==> inputs of pepper <==
Design top, start of the top module:
module top(input clk, por, reset, start_stop, mode, edit_shift, inc, output reg buzzer, output [0:6] seg,output [3:0] digit,output reg [4:0] mode_value);
clock: 5.82 ns
lec_check: 0
cap_margin: 15
core_margin: 2
core_utilization: 22
cts_cluster_size: 81
gpl_routability_driven: 1
gpl_timing_driven: 0
place_density_lb_addon: 0.05
setup_slack_margin: 1.53
slew_margin: 20
tns_end_percent: 100
run.sh (not shown) runs the stock make flow with config.mk's settings and CLKGATE_MAP_FILE=.
==> inputs of willow, as changes to pepper <==
- CAP_MARGIN: 15 -> 20
- CORE_UTILIZATION: 22 -> 40
- CTS_CLUSTER_SIZE: 81 -> unset
- GPL_ROUTABILITY_DRIVEN: 1 -> unset
- GPL_TIMING_DRIVEN: 0 -> unset
- PLACE_DENSITY_LB_ADDON: 0.05 -> unset
- SETUP_SLACK_MARGIN: 1.53 -> unset
- TNS_END_PERCENT: 100 -> unset
==> flow/constraint.sdc (replaced) <==
create_clock -name core_clock -period 5.06 [get_ports {clk}]
set_input_delay 1.0120 -clock core_clock [delete_from_list [all_inputs] [get_ports {clk}]]
set_output_delay 1.0120 -clock core_clock [all_outputs]
set_load 0.01 [all_outputs]
==> inputs of lagoon, as changes to pepper <==
- CAP_MARGIN: 15 -> 20
- CORE_UTILIZATION: 22 -> 63
- CTS_CLUSTER_SIZE: 81 -> 77
- GPL_ROUTABILITY_DRIVEN: 1 -> unset
- GPL_TIMING_DRIVEN: 0 -> unset
- HOLD_SLACK_MARGIN: unset -> 0.3
- PLACE_DENSITY_LB_ADDON: 0.05 -> unset
- SETUP_SLACK_MARGIN: 1.53 -> -0.42
- TNS_END_PERCENT: 100 -> unset
==> flow/constraint.sdc (replaced) <==
create_clock -name core_clock -period 7.0 [get_ports {clk}]
set_input_delay 1.4000 -clock core_clock [delete_from_list [all_inputs] [get_ports {clk}]]
set_output_delay 1.4000 -clock core_clock [all_outputs]
set_load 0.01 [all_outputs]
==> results.txt <==
Figures from the implementation reports.

- The run finished with no timing, DRC or antenna violations.
- The final wirelength reads 55,590 µm.
- The reg2reg setup slack reads 2.22 ns.
- The met1 demand-to-capacity share in global routing reads 0.4955.
- The placed cell count reads 2,587.
That was lagoon.
==> results.txt <==
Figures from the implementation reports.

- The flow ran to the end and the layout has no timing, DRC or antenna violations.
- The met1 demand-to-capacity share in global routing reads 0.2600.
- The reg2reg setup slack reads 1.70 ns.
- The placed cell count is 3,422.
- Multi-input logic gates represent a cell area share of 0.5688.
That was pepper.
==> results.txt <==
Figures from the implementation reports.

- The reg2reg setup slack is 0.54 ns.
- The maximum net fanout on the critical path reads 9.
- The fraction of cell area in sequential cells is reported as 0.2576.
- The finished cells cover 19,140 µm².
- The cell at the root of the clock tree reads clkbuf_16.
- The final wirelength reads 57,880 µm.
- The flow ran to the end and the layout has no timing, DRC or antenna violations.
- The share of power burned in the clock network reads 0.469.
- The met1 demand-to-capacity share in global routing reads 0.3454.
- The achievable frequency reads 0.2072 GHz.
That was willow.

---

==> inputs of branch xenon <==
top again, from the RTL that the note above started with.
export LEC_CHECK = 0
export ABC_AREA = 1
export CAP_MARGIN = 10
export CORE_MARGIN = 2
export CORE_UTILIZATION = 72
export CTS_CLUSTER_DIAMETER = 27
export HOLD_SLACK_MARGIN = -0.09
export PLACE_DENSITY_LB_ADDON = 0.25
export SETUP_SLACK_MARGIN = 1.23
export SLEW_MARGIN = 20
create_clock -name core_clock -period 4.21 [get_ports {clk}]
==> inputs of branch juniper, as changes to branch xenon <==
==> flow/config.mk (replaced) <==
export PLATFORM = sky130hd
export DESIGN_NAME = top
export DESIGN_NICKNAME = top
export VERILOG_FILES = /design/flow/design.v
export SDC_FILE = /design/flow/constraint.sdc
export NUM_CORES = 4
export LEC_CHECK = 0
export CAP_MARGIN = 20
export CORE_MARGIN = 2
export CORE_UTILIZATION = 70
export CTS_CLUSTER_DIAMETER = 27
export CTS_CLUSTER_SIZE = 36
export MAX_ROUTING_LAYER = met4
export SETUP_SLACK_MARGIN = 1.21
export SLEW_MARGIN = 20
==> flow/constraint.sdc (replaced) <==
create_clock -name core_clock -period 4.58 [get_ports {clk}]
set_input_delay 0.9160 -clock core_clock [delete_from_list [all_inputs] [get_ports {clk}]]
set_output_delay 0.9160 -clock core_clock [all_outputs]
set_load 0.01 [all_outputs]
==> inputs of branch maple, as changes to branch xenon <==
--- a/flow/config.mk
+++ b/flow/config.mk
@@ -11,6 +11,5 @@
 export CORE_UTILIZATION = 72
-export CTS_CLUSTER_DIAMETER = 27
+export CTS_CLUSTER_DIAMETER = 259
 export HOLD_SLACK_MARGIN = -0.09
-export PLACE_DENSITY_LB_ADDON = 0.25
-export SETUP_SLACK_MARGIN = 1.23
+export SETUP_SLACK_MARGIN = 0.53
 export SLEW_MARGIN = 20
==> inputs of branch harbor, as changes to branch xenon <==
==> flow/config.mk (replaced) <==
export PLATFORM = sky130hd
export DESIGN_NAME = top
export DESIGN_NICKNAME = top
export VERILOG_FILES = /design/flow/design.v
export SDC_FILE = /design/flow/constraint.sdc
export NUM_CORES = 4
export LEC_CHECK = 0
export ABC_AREA = 1
export CAP_MARGIN = 20
export CELL_PAD_IN_SITES_DETAIL_PLACEMENT = 1
export CORE_MARGIN = 2
export CORE_UTILIZATION = 40
export CTS_CLUSTER_SIZE = 44
export GPL_TIMING_DRIVEN = 0
export MAX_ROUTING_LAYER = met4
export MIN_ROUTING_LAYER = met2
export SLEW_MARGIN = 35
export TNS_END_PERCENT = 40
==> flow/constraint.sdc (replaced) <==
create_clock -name core_clock -period 10.0 [get_ports {clk}]
set_input_delay 2.0000 -clock core_clock [delete_from_list [all_inputs] [get_ports {clk}]]
set_output_delay 2.0000 -clock core_clock [all_outputs]
set_load 0.01 [all_outputs]
==> flow_metrics.env <==
# physical design summary
export IMPL_yosysMostFrequentCell="nand2_1"
export IMPL_ys_chip_area_um2=18570
export IMPL_gr_usage_met2_pct=72.56
export IMPL_grt_busiest_layer="met2"
export IMPL_status="complete, no violations"
export IMPL_synthDistinctLibCells=62
export IMPL_mux_share_pct=0
export IMPL_overflow=0
export IMPL_gr_usage_met3_pct=9.543
export IMPL_htreeDepth=1
That was branch maple.
==> flow_metrics.env <==
# physical design summary
export IMPL_gr_usage_met2_pct=80.01
export IMPL_r2r_start="state[1]$_SDFFE_PP0P_"
export IMPL_ys_flop_type="dfxtp_1"
export IMPL_overflow=0
export IMPL_status="complete, no violations"
export IMPL_synthDistinctLibCells=93
export IMPL_yosysMostFrequentCell="nor2_1"
export IMPL_mux_share_pct=3.240
export IMPL_grt_busiest_layer="met2"
export IMPL_ys_chip_area_um2=17340
That was branch juniper.
==> flow_metrics.env <==
# physical design summary
export IMPL_worstPathMaxFanout=10
export IMPL_cellPowerDensity_nw_per_um2=143.0
export IMPL_status="complete, no violations"
export IMPL_mux_share_pct=0
export IMPL_gr_usage_met2_pct=67.35
export IMPL_grt_setup_unrepaired="no"
export IMPL_ys_chip_area_um2=18570
export IMPL_final_setup_worst_slack_ps=2469
export IMPL_overflow=0
export IMPL_r2r_end="seconds[3]$_SDFFE_PP0P_"
export IMPL_htreeDepth=1
export IMPL_gr_usage_met3_pct=68.34
export IMPL_slew_violations=0
export IMPL_first_global_vias=32700
export IMPL_grt_busiest_layer="met3"
export IMPL_r2r_start="edit_place[1]$_SDFFE_PP0P_"
export IMPL_clock_latency_ps=660
export IMPL_synthDistinctLibCells=62
That was branch harbor.
==> flow_metrics.env <==
# yosys + openroad results
export IMPL_status="did not finish"
export IMPL_lastStage="5_1_grt"
export IMPL_error="[ERROR GRT-0232] Routing congestion too high. Check the congestion heatmap in the GUI."
export IMPL_yosysMostFrequentCell="nand2_1"
export IMPL_syn_avg_cell_area_um2=6.147
export IMPL_ys_chip_area_um2=18570
export IMPL_grt_busiest_layer="met2"
export IMPL_fp_dieH_um=164.6
export IMPL_cts_root_buf="clkbuf_16"
export IMPL_synthesis_area_um2=18570
export IMPL_htreeDepth=2
export IMPL_mux_share_pct=0
export IMPL_synthDistinctLibCells=62
That was branch xenon.

---

==> run G <==
Starting RTL as in the previous note.
clock: 4.21 ns
lec_check: 0
abc_area: 1
cap_margin: 20
core_margin: 2
core_utilization: 72
cts_cluster_diameter: 29
cts_cluster_size: 44
place_density_lb_addon: 0.2
setup_slack_margin: 1.09
slew_margin: 0
==> run M (differences from run G) <==
Settings changed: ABC_AREA 1 to default, CORE_UTILIZATION 72 to 58, CTS_CLUSTER_DIAMETER 29 to default, CTS_CLUSTER_SIZE 44 to default, PLACE_DENSITY_LB_ADDON 0.2 to default, SETUP_SLACK_MARGIN 1.09 to -0.42, SLEW_MARGIN 0 to 20.
==> flow/constraint.sdc (replaced) <==
create_clock -name core_clock -period 7.0 [get_ports {clk}]
set_input_delay 1.4000 -clock core_clock [delete_from_list [all_inputs] [get_ports {clk}]]
set_output_delay 1.4000 -clock core_clock [all_outputs]
set_load 0.01 [all_outputs]
==> run R (differences from run G) <==
Settings changed: CAP_MARGIN 20 to 25, CORE_MARGIN 2 to 9, CORE_UTILIZATION 72 to 22, CTS_CLUSTER_DIAMETER 29 to default, CTS_CLUSTER_SIZE 44 to 49, GPL_TIMING_DRIVEN from default to 0, MAX_ROUTING_LAYER from default to met4, MIN_ROUTING_LAYER from default to met1, PLACE_DENSITY_LB_ADDON 0.2 to default, SETUP_SLACK_MARGIN 1.09 to default, SLEW_MARGIN 0 to 20.
==> flow/constraint.sdc (replaced) <==
create_clock -name core_clock -period 4.42 [get_ports {clk}]
set_input_delay 0.8840 -clock core_clock [delete_from_list [all_inputs] [get_ports {clk}]]
set_output_delay 0.8840 -clock core_clock [all_outputs]
set_load 0.01 [all_outputs]
==> comparison table <==
| metric | run M | run G | run R |
|---|---|---|---|
| Status | complete, no violations | stopped before the end | complete, no violations |
| Stage where the flow stopped | - | global routing | - |
| Number of cells on the worst hold path | 1 | - | 1 |
| Buffers inserted by post-CTS timing repair | 0 | 74 | 5 |
| Crit Path Category | primary input to output port | - | flop to output port |
| Number of inverters outside the clock class in the layout | 81 | - | 408 |
| Mean post-synth cell area | 7.348 sq um | 6.147 sq um | 6.147 sq um |
| Xor/xnor share of the synthesized area | 7.172% | 4.475% | 4.475% |
| Combinational share of power | 10.9% | - | 23.2% |
| Area of placed instances | 17640 sq um | 19070 sq um | 20220 sq um |
| Post-detailed-placement half-perimeter wirelength | 39570 um | 43630 um | 54860 um |
| Latency at later pin | 560 ps | - | 610 ps |
| Met3 layer wire length in the routed design | 5453 um | - | 6643 um |
| Post-CTS clock slew at the launch and capture registers of the worst setup and hold paths | 60 ps | - | 60 ps |
| Ao+oa area frac | 20.88% | 18.59% | 18.59% |
| Internal power | 2.547 mW | - | 4.372 mW |
| Count of unresolved DRC violations after routing | 0 | - | 0 |
| Final Max-Slew Violation Tally | 0 | - | 0 |
| Cell count of the worst reg-to-reg path | 14 | - | 11 |
| Detailed-routed wire length on met2 | 24110 um | - | 29650 um |
Power and IR drop assume default switching activity.
